== exp/violet ==
==> flow/design.v (excerpt) <==
module smul_q31 (
    input  logic        clk,
    input  logic        reset,
    input  logic        go,
    input  logic [31:0] left,
    input  logic [31:0] right,
    output logic [31:0] out,
    output logic        done
);
clock: 8.0 ns
lec_check: 0
abc_area: 1
cap_margin: 25
cell_pad_in_sites_detail_placement: 1
cell_pad_in_sites_global_placement: 3
core_margin: 6
core_utilization: 37
cts_cluster_size: 52
gpl_routability_driven: 1
hold_slack_margin: 0.15
place_density_lb_addon: 0.05
setup_slack_margin: 2.5
slew_margin: 40
run.sh (not shown) runs the stock make flow with config.mk's settings and CLKGATE_MAP_FILE=.
Relative to exp/violet, the following input files were edited for exp/zinc:
==> flow/config.mk <==
export PLATFORM = sky130hd
export DESIGN_NAME = smul_q31
export DESIGN_NICKNAME = smul_q31
export VERILOG_FILES = /design/flow/design.v
export SDC_FILE = /design/flow/constraint.sdc
export NUM_CORES = 4
export LEC_CHECK = 0
export CAP_MARGIN = 20
export CORE_MARGIN = 2
export CORE_UTILIZATION = 67
export CTS_CLUSTER_DIAMETER = 334
export CTS_CLUSTER_SIZE = 38
export SETUP_SLACK_MARGIN = 1.1
export SLEW_MARGIN = 20
Findings:
Summary: with exp/violet as the reference, via count of the first global-routing pass in exp/zinc moved down by more than 10%. In the metrics for exp/violet and exp/zinc, the one carrying the lower fraction of area in non-clock buffers is exp/zinc. Compared with exp/violet, placement-stage cell area in exp/zinc decreased by a little under 10%. Of exp/zinc and exp/violet, it is exp/zinc that has the lower combinational share of power. Taking exp/violet as 1.0, exp/zinc lands at 0.923 on cell-internal power. Compared to exp/violet, exp/zinc has routed wire length 38000 um lower. Of exp/zinc and exp/violet, it is exp/zinc that has the lower required time of the critical path.
### exp/zinc -> exp/garnet
==> flow/config.mk <==
export PLATFORM = sky130hd
export DESIGN_NAME = smul_q31
export DESIGN_NICKNAME = smul_q31
export VERILOG_FILES = /design/flow/design.v
export SDC_FILE = /design/flow/constraint.sdc
export NUM_CORES = 4
export LEC_CHECK = 0
export CAP_MARGIN = 20
export CORE_ASPECT_RATIO = 0.5
export CORE_MARGIN = 7
export CORE_UTILIZATION = 45
export CTS_CLUSTER_DIAMETER = 168
export CTS_CLUSTER_SIZE = 97
export HOLD_SLACK_MARGIN = 0.2
export PLACE_DENSITY = 0.42
export SETUP_SLACK_MARGIN = 0.62
export SLEW_MARGIN = 20
export TNS_END_PERCENT = 10
[summary]
Of exp/zinc and exp/garnet, the higher proportion of power drawn by the clock network belongs to exp/garnet.
Comparing exp/zinc and exp/garnet, global routing met1 resource utilization is higher on exp/zinc.
exp/garnet vs. exp/zinc: reg2reg setup slack went down by 0.05 ns.
Compared to exp/zinc, exp/garnet has floorplan-stage core utilization 22 points lower.
Compared to exp/zinc, exp/garnet has core utilization 27 points lower.
Compared to exp/zinc, exp/garnet has count of TritonRoute iterations in the first routing pass 1 lower.
Cell count: exp/zinc and exp/garnet compared, higher one is exp/garnet
Compared with exp/zinc, exp/garnet shows a lower wire length.
The area of the placeable core number comes out higher for exp/garnet vs exp/zinc.
The standard cells in exp/garnet occupy less silicon area than those in exp/zinc do.
Comparing exp/zinc and exp/garnet, the lower clock-pin transition on the worst setup and hold timing paths is on exp/zinc.


The RTL this note starts from:
==> flow/design.v <==
/*verilator lint_off MULTITOP*/
module num_rpad #(
    parameter int IN_WIDTH  = 32,
    parameter int OUT_WIDTH = 32
) (
    input  logic [ IN_WIDTH-1:0] in,
    output logic [OUT_WIDTH-1:0] out
);
  localparam int EXTEND = OUT_WIDTH - IN_WIDTH;
  assign out = {in, {EXTEND{1'b0}}};
endmodule
module num_sneg #(
    parameter int WIDTH = 32
) (
    input  logic signed [WIDTH-1:0] in,
    output logic signed [WIDTH-1:0] out
);
  assign out = -in;
endmodule
module num_sabs #(
    parameter int WIDTH = 32
) (
    input  logic signed [WIDTH-1:0] in,
    output logic signed [WIDTH-1:0] out
);
  assign out = in[WIDTH-1] ? -in : in;
endmodule
module num_min #(
    parameter int WIDTH = 32
) (
    input  logic [WIDTH-1:0] left,
    input  logic [WIDTH-1:0] right,
    output logic [WIDTH-1:0] out
);
  assign out = (left < right) ? left : right;
endmodule
module num_max #(
    parameter int WIDTH = 32
) (
    input  logic [WIDTH-1:0] left,
    input  logic [WIDTH-1:0] right,
    output logic [WIDTH-1:0] out
);
  assign out = (left > right) ? left : right;
endmodule
module num_smin #(
    parameter int WIDTH = 32
) (
    input  logic signed [WIDTH-1:0] left,
    input  logic signed [WIDTH-1:0] right,
    output logic signed [WIDTH-1:0] out
);
  assign out = (left < right) ? left : right;
endmodule
module num_smax #(
    parameter int WIDTH = 32
) (
    input  logic signed [WIDTH-1:0] left,
    input  logic signed [WIDTH-1:0] right,
    output logic signed [WIDTH-1:0] out
);
  assign out = (left > right) ? left : right;
endmodule
module num_ssignbit #(
    parameter int WIDTH = 32
) (
    input logic signed [WIDTH-1:0] in,
    output logic out
);
  assign out = in[WIDTH-1];
endmodule
module num_sadd #(
    parameter int LEFT_WIDTH = 32,
    parameter int LEFT_LSB = 0,
    parameter int RIGHT_WIDTH = 32,
    parameter int RIGHT_LSB = 0,
    parameter int OUT_WIDTH = 33
) (
    input  logic signed [ LEFT_WIDTH-1:0] left,
    input  logic signed [RIGHT_WIDTH-1:0] right,
    output logic signed [  OUT_WIDTH-1:0] out
);
  logic signed [  LEFT_LSB+LEFT_WIDTH-1:0] left_aligned;
  logic signed [RIGHT_LSB+RIGHT_WIDTH-1:0] right_aligned;
  assign left_aligned = {left, {LEFT_LSB{1'b0}}};
  assign right_aligned = {right, {RIGHT_LSB{1'b0}}};
  assign out = left_aligned + right_aligned;
endmodule
module num_smul #(
    parameter int LEFT_WIDTH = 32,
    parameter int RIGHT_WIDTH = 32,
    parameter int OUT_WIDTH = 64,
    parameter int OUT_LSB = 0
) (
    input  logic signed [ LEFT_WIDTH-1:0] left,
    input  logic signed [RIGHT_WIDTH-1:0] right,
    input  logic                          go,
    input  logic                          reset,
    input  logic                          clk,
    output logic signed [  OUT_WIDTH-1:0] out,
    output logic                          done
);
  logic [1:0] done_buffer;
  assign done = done_buffer[1];
  logic signed [       LEFT_WIDTH-1:0] left_tmp;
  logic signed [      RIGHT_WIDTH-1:0] right_tmp;
  logic signed [OUT_LSB+OUT_WIDTH-1:0] out_tmp;
  assign out = out_tmp[OUT_LSB+OUT_WIDTH-1:OUT_LSB];
  always_ff @(posedge clk) begin
    if (go) begin
      done_buffer[0] <= 1;
      done_buffer[1] <= done_buffer[0];
    end else begin
      done_buffer <= 0;
    end
  end
  always_ff @(posedge clk) begin
    if (!reset && go) begin
      left_tmp  <= left;
      right_tmp <= right;
    end else begin
      left_tmp  <= 0;
      right_tmp <= 0;
    end
  end
  always_ff @(posedge clk) begin
    if (reset) begin
      out_tmp <= 0;
    end else if (go) begin
      out_tmp <= left_tmp * right_tmp;
    end else begin
      out_tmp <= out_tmp;
    end
  end
endmodule
module smul_q31 (
    input  logic        clk,
    input  logic        reset,
    input  logic        go,
    input  logic [31:0] left,
    input  logic [31:0] right,
    output logic [31:0] out,
    output logic        done
);
  num_smul #(
      .LEFT_WIDTH (32),
      .RIGHT_WIDTH(32),
      .OUT_WIDTH  (32),
      .OUT_LSB    (31)
  ) mul (
      .left (left),
      .right(right),
      .go   (go),
      .reset(reset),
      .clk  (clk),
      .out  (out),
      .done (done)
  );
endmodule
make LEC_CHECK=0 CAP_MARGIN=20 CORE_ASPECT_RATIO=0.5 CORE_MARGIN=7 CORE_UTILIZATION=58 CTS_CLUSTER_DIAMETER=168 CTS_CLUSTER_SIZE=97 HOLD_SLACK_MARGIN=0.2 PLACE_DENSITY=0.42 SETUP_SLACK_MARGIN=0.65 SLEW_MARGIN=20 TNS_END_PERCENT=10 finish   # period 8.0 ns
Change:
==> flow/config.mk (replaced) <==
export PLATFORM = sky130hd
export DESIGN_NAME = smul_q31
export DESIGN_NICKNAME = smul_q31
export VERILOG_FILES = /design/flow/design.v
export SDC_FILE = /design/flow/constraint.sdc
export NUM_CORES = 4
export LEC_CHECK = 0
export CAP_MARGIN = 20
export CORE_MARGIN = 2
export CORE_UTILIZATION = 72
export PLACE_DENSITY = 0.42
export SLEW_MARGIN = 20
==> flow/constraint.sdc (replaced) <==
create_clock -name core_clock -period 9.72 [get_ports {clk}]
set_input_delay 1.9440 -clock core_clock [delete_from_list [all_inputs] [get_ports {clk}]]
set_output_delay 1.9440 -clock core_clock [all_outputs]
set_load 0.01 [all_outputs]
What happened:
- setup slack gains 0.38 ns
- clock-buffer cell count went down by 1
- clock power goes down by about 3%
- fmax decreases by 15%
- cell area falls by 4.9%
- die area came out lower by 25%
- area after synthesis does not change
- clock skew stays flat
Change:
--- a/flow/config.mk
+++ b/flow/config.mk
@@ -8,5 +8,5 @@
 export CAP_MARGIN = 20
 export CORE_MARGIN = 2
-export CORE_UTILIZATION = 72
-export PLACE_DENSITY = 0.42
+export CORE_UTILIZATION = 9
+export SETUP_SLACK_MARGIN = 2.5
 export SLEW_MARGIN = 20
==> flow/constraint.sdc (replaced) <==
create_clock -name core_clock -period 10.9 [get_ports {clk}]
set_input_delay 2.1800 -clock core_clock [delete_from_list [all_inputs] [get_ports {clk}]]
set_output_delay 2.1800 -clock core_clock [all_outputs]
set_load 0.01 [all_outputs]
Via count went down by 4.8%.
Cell count increases by 110%.
Worst setup slack gains 2.0 ns.
Cell area grows by 16%.
Sequential share of layout area went down by 0.46 points.
Power is estimated from default activity; no workload was simulated.
